## computing_core
module computing_core(
clk,rst,
load_done,
activate0,
activate1,
activate2,
weight0,
weight1,
weight2,
weight3,
out_psum0,
out_psum1,
out_psum2,
out_psum3,
out_psum_vld
    );
    parameter WIDTH = 8;
    input  wire                 clk,rst,load_done;
    input  wire  [9*WIDTH-1:0]   weight0,weight1,weight2,weight3;
    input  wire [3*WIDTH-1:0]   activate0;
    input  wire [3*WIDTH-1:0]   activate1;
    input  wire [3*WIDTH-1:0]   activate2;
    output wire [WIDTH-1:0]     out_psum0;
    output wire [WIDTH-1:0]     out_psum1;
    output wire [WIDTH-1:0]     out_psum2;
    output wire [WIDTH-1:0]     out_psum3;
    output wire                 out_psum_vld;
    wire [3:0]      psum_vld;
    assign out_psum_vld = psum_vld[0] & psum_vld[1] & psum_vld[2] & psum_vld[3];
    pcore #(.WIDTH(WIDTH))p0(.clk(clk), .rst(rst), .in_update(load_done),
            .activate2(activate0),
            .activate1(activate1),
            .activate0(activate2),
            .weight2({weight0[64+:8], weight0[56+:8], weight0[48+:8]}),
  ...
Settings: LEC_CHECK=0, CAP_MARGIN=20, CORE_MARGIN=2, CORE_UTILIZATION=52, CTS_CLUSTER_SIZE=92, SLEW_MARGIN=20; clock period 4.73 ns.
run.sh (not shown) runs the stock make flow with config.mk's settings and CLKGATE_MAP_FILE=.
The baseline finished with setup timing left.
==> next run, changes <==
--- a/flow/config.mk
+++ b/flow/config.mk
@@ -8 +8 @@
-export CAP_MARGIN = 20
+export CAP_MARGIN = 5
@@ -10,2 +10,2 @@
-export CORE_UTILIZATION = 52
-export CTS_CLUSTER_SIZE = 92
+export CORE_UTILIZATION = 72
+export SETUP_SLACK_MARGIN = -0.36
==> flow/constraint.sdc (replaced) <==
create_clock -name core_clock -period 3.51 [get_ports {clk}]
set_input_delay 0.7020 -clock core_clock [delete_from_list [all_inputs] [get_ports {clk}]]
set_output_delay 0.7020 -clock core_clock [all_outputs]
set_load 0.01 [all_outputs]
=> The new run reached the layout checks and failed them: setup timing; die size goes down by about 27%; power goes up by about 37%; setup slack gets worse by 1400 ps; global-route usage goes up by 12 points; hold slack gets better by 20 ps; routed wire length goes up by 8.6%; clock power goes up by 33%; synthesized area is unchanged; critical path depth goes down by 1.
==> next run, changes <==
--- a/flow/config.mk
+++ b/flow/config.mk
@@ -8 +8 @@
-export CAP_MARGIN = 5
+export CAP_MARGIN = 20
@@ -10,2 +10 @@
-export CORE_UTILIZATION = 72
-export SETUP_SLACK_MARGIN = -0.36
+export CORE_UTILIZATION = 33
==> flow/constraint.sdc (replaced) <==
create_clock -name core_clock -period 10.1 [get_ports {clk}]
set_input_delay 2.0200 -clock core_clock [delete_from_list [all_inputs] [get_ports {clk}]]
set_output_delay 2.0200 -clock core_clock [all_outputs]
set_load 0.01 [all_outputs]
What happened: This time the run completed with no timing, DRC or antenna violations. Cell area came out lower by 1.1%. Sequential share of layout area rose by 0.31 points. Die size increases by 120%. Total power goes down by 66%. Final cell count grows by 14%. Clock power decreases by 62%. Via count went down by 8.2%. Count of clock-buffer cells in the layout rose by 5. Area after synthesis does not change.
==> next run, changes <==
--- a/flow/config.mk
+++ b/flow/config.mk
@@ -10 +10,2 @@
-export CORE_UTILIZATION = 33
+export CORE_UTILIZATION = 59
+export SETUP_SLACK_MARGIN = 1.24
==> flow/constraint.sdc (replaced) <==
create_clock -name core_clock -period 4.77 [get_ports {clk}]
set_input_delay 0.9540 -clock core_clock [delete_from_list [all_inputs] [get_ports {clk}]]
set_output_delay 0.9540 -clock core_clock [all_outputs]
set_load 0.01 [all_outputs]
After rerunning:
- With this change the flow completed, yet does not pass: setup timing
- clock-buffer cell count went down by 5
- worst setup slack is worse by 3500 ps
- total power went up by well over a third
- first-iteration DRC count went up by a few percent
- design area went up by a few percent

* * *

The RTL this note starts from:
==> flow/design.v <==
`timescale 1ns / 1ps
module mult_gen_0(
    CLK,
    A,
    B,
    P
);
input              CLK;
input      [7:0]   A;
input      [7:0]   B;
output     [7:0]   P;
reg [7:0]  a_reg;
reg [7:0]  b_reg;
reg [7:0]  p_reg0;
reg [7:0]  p_reg1;
assign P = p_reg1;
always @(posedge CLK) begin
    a_reg  <= A;
    b_reg  <= B;
    p_reg0 <= a_reg * b_reg;
    p_reg1 <= p_reg0;
end
endmodule
`timescale 1ns / 1ps
module pe(
clk, 
rst,
in_data, 
in_weight, 
in_psum,
in_data_update, 
in_weight_update, 
in_psum_update,
out_psum, 
out_psum_vld
    );
parameter WIDTH             = 8;
parameter PIPELINE_STAGE    = 3;
input                               clk;
input                               rst;
input   [WIDTH - 1 : 0]             in_data;
input   [WIDTH - 1 : 0]             in_weight;
input   [WIDTH - 1 : 0]         in_psum;
input                               in_data_update;
input                               in_weight_update;
input                               in_psum_update;
output  [WIDTH - 1 : 0]         out_psum;
output                              out_psum_vld;
reg     [WIDTH - 1 : 0]             in_data_reg;
reg     [WIDTH - 1 : 0]             in_weight_reg;
reg     [WIDTH - 1 : 0]             in_psum_reg;
wire                                in_update;
wire    [WIDTH - 1 : 0]         out_mult;
reg     [WIDTH - 1 : 0]         in_psum_pipeline        [0 : PIPELINE_STAGE - 1];
reg                                 out_psum_vld_pipeline   [0 : PIPELINE_STAGE];
integer i;
mult_gen_0 mult_unit (
  .CLK(clk),   
  .A(in_data_reg),       
  .B(in_weight_reg),       
  .P(out_mult)       
);
assign in_update = (in_data_update | in_weight_update | in_psum_update);
assign out_psum = in_psum_pipeline[PIPELINE_STAGE-1] + out_mult;
assign out_psum_vld = out_psum_vld_pipeline[PIPELINE_STAGE];
always @(posedge clk) begin
    if(rst) begin
        in_data_reg <= 0;
        in_weight_reg <= 0;
        in_psum_reg <= 0;
    end
    else begin
        if(in_data_update) begin
            in_data_reg <= in_data;
        end
        if(in_weight_update) begin
            in_weight_reg <= in_weight;
        end
        if(in_psum_update) begin
            in_psum_reg <= in_psum;
        end
    end
end
always @(posedge clk) begin
    if(rst) begin
        for(i = 0; i <= PIPELINE_STAGE; i = i + 1) begin: zero_init_out_psum_vld
            out_psum_vld_pipeline[i] <= 0;
        end 
    end
    else begin
        out_psum_vld_pipeline[0] <= in_update;
        for(i = 0; i < PIPELINE_STAGE; i = i + 1) begin: pipeline_stage_out_psum_vld
            out_psum_vld_pipeline[i+1] <= out_psum_vld_pipeline[i];
        end 
    end
end
always @(posedge clk) begin
    if(rst) begin
        for(i = 0; i <= PIPELINE_STAGE - 1; i = i + 1) begin: zero_init_in_psum
            in_psum_pipeline[i] <= 0;
        end 
    end
    else begin
        in_psum_pipeline[0] <= in_psum_reg;
        for(i = 0; i < PIPELINE_STAGE - 1; i = i + 1) begin: pipeline_stage_in_psum
            in_psum_pipeline[i+1] <= in_psum_pipeline[i];
        end 
    end
end
endmodule
`timescale 1ns / 1ps
module pmul(
clk,rst,
in_update,
in_data2,
in_data1,
in_data0,
in_weight2,
in_weight1,
in_weight0,
psum,
psum_vld
    );
    parameter WIDTH = 8;
    input clk;
    input rst;
    input [WIDTH-1:0] in_data2;
    input [WIDTH-1:0] in_data1;
    input [WIDTH-1:0] in_data0;
    input [WIDTH-1:0] in_weight2;
    input [WIDTH-1:0] in_weight1;
    input [WIDTH-1:0] in_weight0;
    input wire        in_update;
    output [WIDTH-1:0]psum;
    output            psum_vld;
    wire [2:0] out_psum_vld;
    wire [WIDTH-1:0] out_psum [0:2];
    assign psum = out_psum[2] + out_psum[1] + out_psum[0];
    assign psum_vld = (out_psum_vld == 3'b111);
    pe pe2( .clk(clk), .rst(rst), 
            .in_data(in_data2), .in_weight(in_weight2), .in_psum(0), 
            .in_data_update(in_update), .in_weight_update(in_update), .in_psum_update(in_update), 
            .out_psum(out_psum[2]), .out_psum_vld(out_psum_vld[2]));
    pe pe1( .clk(clk), .rst(rst), 
            .in_data(in_data1), .in_weight(in_weight1), .in_psum(0), 
            .in_data_update(in_update), .in_weight_update(in_update), .in_psum_update(in_update), 
            .out_psum(out_psum[1]), .out_psum_vld(out_psum_vld[1]));
    pe pe0( .clk(clk), .rst(rst), 
            .in_data(in_data0), .in_weight(in_weight0), .in_psum(0), 
            .in_data_update(in_update), .in_weight_update(in_update), .in_psum_update(in_update), 
            .out_psum(out_psum[0]), .out_psum_vld(out_psum_vld[0]));
endmodule
`timescale 1ns / 1ps
module pcore(
    clk,rst,
    in_update,  
    activate2,
    activate1,
    activate0,
    weight2,
    weight1,
    weight0,
    out_psum,
    out_psum_vld
    );
    parameter WIDTH = 8;
    input wire                      clk,rst,in_update;
    input  wire [3*WIDTH-1:0]       activate2;
    input  wire [3*WIDTH-1:0]       activate1;
    input  wire [3*WIDTH-1:0]       activate0;
    input  wire [3*WIDTH-1:0]       weight2;
    input  wire [3*WIDTH-1:0]       weight1;
    input  wire [3*WIDTH-1:0]       weight0;
    output wire [WIDTH-1:0]         out_psum;
    output wire                     out_psum_vld;
    wire        [WIDTH-1:0]         psum[0:2];
    wire        [2:0]               psum_vld;
    assign out_psum = psum[2] + psum[1] + psum[0];
    assign out_psum_vld = psum_vld[2] & psum_vld[1] & psum_vld[0];
    pmul #(.WIDTH(WIDTH))p2(.clk(clk), .rst(rst), 
         .in_update(in_update), 
         .in_data2(activate2[3*WIDTH-1:2*WIDTH]), .in_data1(activate2[2*WIDTH-1:1*WIDTH]), .in_data0(activate2[1*WIDTH-1:0]), 
         .in_weight2(weight2[3*WIDTH-1:2*WIDTH]), .in_weight1(weight2[2*WIDTH-1:1*WIDTH]), .in_weight0(weight2[1*WIDTH-1:0]), 
         .psum(psum[2]), .psum_vld(psum_vld[2]));
    pmul #(.WIDTH(WIDTH))p1(.clk(clk), .rst(rst), 
         .in_update(in_update), 
         .in_data2(activate1[3*WIDTH-1:2*WIDTH]), .in_data1(activate1[2*WIDTH-1:1*WIDTH]), .in_data0(activate1[1*WIDTH-1:0]), 
         .in_weight2(weight1[3*WIDTH-1:2*WIDTH]), .in_weight1(weight1[2*WIDTH-1:1*WIDTH]), .in_weight0(weight1[1*WIDTH-1:0]), 
         .psum(psum[1]), .psum_vld(psum_vld[1]));
    pmul #(.WIDTH(WIDTH))p0(.clk(clk), .rst(rst), 
         .in_update(in_update), 
         .in_data2(activate0[3*WIDTH-1:2*WIDTH]), .in_data1(activate0[2*WIDTH-1:1*WIDTH]), .in_data0(activate0[1*WIDTH-1:0]), 
         .in_weight2(weight0[3*WIDTH-1:2*WIDTH]), .in_weight1(weight0[2*WIDTH-1:1*WIDTH]), .in_weight0(weight0[1*WIDTH-1:0]), 
         .psum(psum[0]), .psum_vld(psum_vld[0]));
endmodule
`timescale 1ns / 1ps
module computing_core(
clk,rst,
load_done,
activate0,
activate1,
activate2,
weight0,
weight1,
weight2,
weight3,
out_psum0,
out_psum1,
out_psum2,
out_psum3,
out_psum_vld
    );
    parameter WIDTH = 8;
    input  wire                 clk,rst,load_done;
    input  wire  [9*WIDTH-1:0]   weight0,weight1,weight2,weight3;
    input  wire [3*WIDTH-1:0]   activate0;
    input  wire [3*WIDTH-1:0]   activate1;
    input  wire [3*WIDTH-1:0]   activate2;
    output wire [WIDTH-1:0]     out_psum0;
    output wire [WIDTH-1:0]     out_psum1;
    output wire [WIDTH-1:0]     out_psum2;
    output wire [WIDTH-1:0]     out_psum3;
    output wire                 out_psum_vld;
    wire [3:0]      psum_vld;
    assign out_psum_vld = psum_vld[0] & psum_vld[1] & psum_vld[2] & psum_vld[3];
    pcore #(.WIDTH(WIDTH))p0(.clk(clk), .rst(rst), .in_update(load_done),
            .activate2(activate0),
            .activate1(activate1),
            .activate0(activate2),
            .weight2({weight0[64+:8], weight0[56+:8], weight0[48+:8]}),
            .weight1({weight0[40+:8], weight0[32+:8], weight0[24+:8]}),
            .weight0({weight0[16+:8], weight0[8+:8],  weight0[0+:8]}),
            .out_psum(out_psum0), .out_psum_vld(psum_vld[0]));
    pcore #(.WIDTH(WIDTH))p1(.clk(clk), .rst(rst), .in_update(load_done),
            .activate2(activate0),
            .activate1(activate1),
            .activate0(activate2),
            .weight2({weight1[64+:8], weight1[56+:8], weight1[48+:8]}),
            .weight1({weight1[40+:8], weight1[32+:8], weight1[24+:8]}),
            .weight0({weight1[16+:8], weight1[8+:8] , weight1[0+:8]}),
            .out_psum(out_psum1), .out_psum_vld(psum_vld[1]));
    pcore #(.WIDTH(WIDTH))p2(.clk(clk), .rst(rst), .in_update(load_done),
            .activate2(activate0),
            .activate1(activate1),
            .activate0(activate2),
            .weight2({weight2[64+:8], weight2[56+:8], weight2[48+:8]}),
            .weight1({weight2[40+:8], weight2[32+:8], weight2[24+:8]}),
            .weight0({weight2[16+:8], weight2[8+:8] , weight2[0+:8]}),
            .out_psum(out_psum2), .out_psum_vld(psum_vld[2]));
    pcore #(.WIDTH(WIDTH))p3(.clk(clk), .rst(rst), .in_update(load_done),
            .activate2(activate0),
            .activate1(activate1),
            .activate0(activate2),
            .weight2({weight3[64+:8], weight3[56+:8], weight3[48+:8]}),
            .weight1({weight3[40+:8], weight3[32+:8], weight3[24+:8]}),
            .weight0({weight3[16+:8], weight3[8+:8] , weight3[0+:8]}),
            .out_psum(out_psum3), .out_psum_vld(psum_vld[3]));
endmodule
Settings: LEC_CHECK=0, ABC_AREA=1, CAP_MARGIN=20, CORE_ASPECT_RATIO=1.05, CORE_MARGIN=2, CORE_UTILIZATION=48, CTS_CLUSTER_DIAMETER=340, CTS_CLUSTER_SIZE=10, GPL_ROUTABILITY_DRIVEN=1, GPL_TIMING_DRIVEN=0, PLACE_DENSITY_LB_ADDON=0.18, SLEW_MARGIN=5; clock period 6.5 ns.
The starting point ran to the end with no violations.
Then changed:
- CAP_MARGIN: 20 -> 0
- CELL_PAD_IN_SITES_GLOBAL_PLACEMENT: not set -> 3
- CORE_MARGIN: 2 -> 4
- CORE_UTILIZATION: 48 -> 65
- CTS_CLUSTER_SIZE: 10 -> 23
- GPL_ROUTABILITY_DRIVEN: 1 -> 0
- GPL_TIMING_DRIVEN: 0 -> 1
- MAX_ROUTING_LAYER: not set -> met5
- SETUP_SLACK_MARGIN: not set -> -0.29
Now the flow died in global placement without I/O (3_1_place_gp_skip_io). Area after synthesis stays the same. Die size came out lower by 24%. Synthesized cell count does not change.
Then changed:
- ABC_AREA: 1 -> not set
- CAP_MARGIN: 0 -> 5
- CELL_PAD_IN_SITES_GLOBAL_PLACEMENT: 3 -> not set
- CORE_ASPECT_RATIO: 1.05 -> not set
- CORE_MARGIN: 4 -> 2
- CORE_UTILIZATION: 65 -> 72
- CTS_CLUSTER_DIAMETER: 340 -> not set
- CTS_CLUSTER_SIZE: 23 -> not set
- GPL_ROUTABILITY_DRIVEN: 0 -> not set
- GPL_TIMING_DRIVEN: 1 -> not set
- MAX_ROUTING_LAYER: met5 -> not set
- PLACE_DENSITY_LB_ADDON: 0.18 -> not set
- SETUP_SLACK_MARGIN: -0.29 -> 0.26
- SLEW_MARGIN: 5 -> 20
- clock period: 6.5 -> 5.33 ns (I/O delays scaled with it)
What happened: The new run ran to the end with violations: negative setup slack; synthesized cell count came out lower by about 28%; area after synthesis came out lower by about 6%; die area goes down by 17%.
Then changed:
- CAP_MARGIN: 5 -> 20
- CORE_UTILIZATION: 72 -> 60
- SETUP_SLACK_MARGIN: 0.26 -> not set
- clock period: 5.33 -> 6.24 ns (I/O delays scaled with it)
What happened: Now the flow completed with no timing, DRC or antenna violations. Cell count increases by about 2.5%. Routed wire length decreases by 6.1%. Design area decreases by 0.77%. Total power decreases by 19%. Area after synthesis stays the same. Core utilization decreases by 15 points.
Power figures rest on the tool's default switching activity, not on a simulated workload.
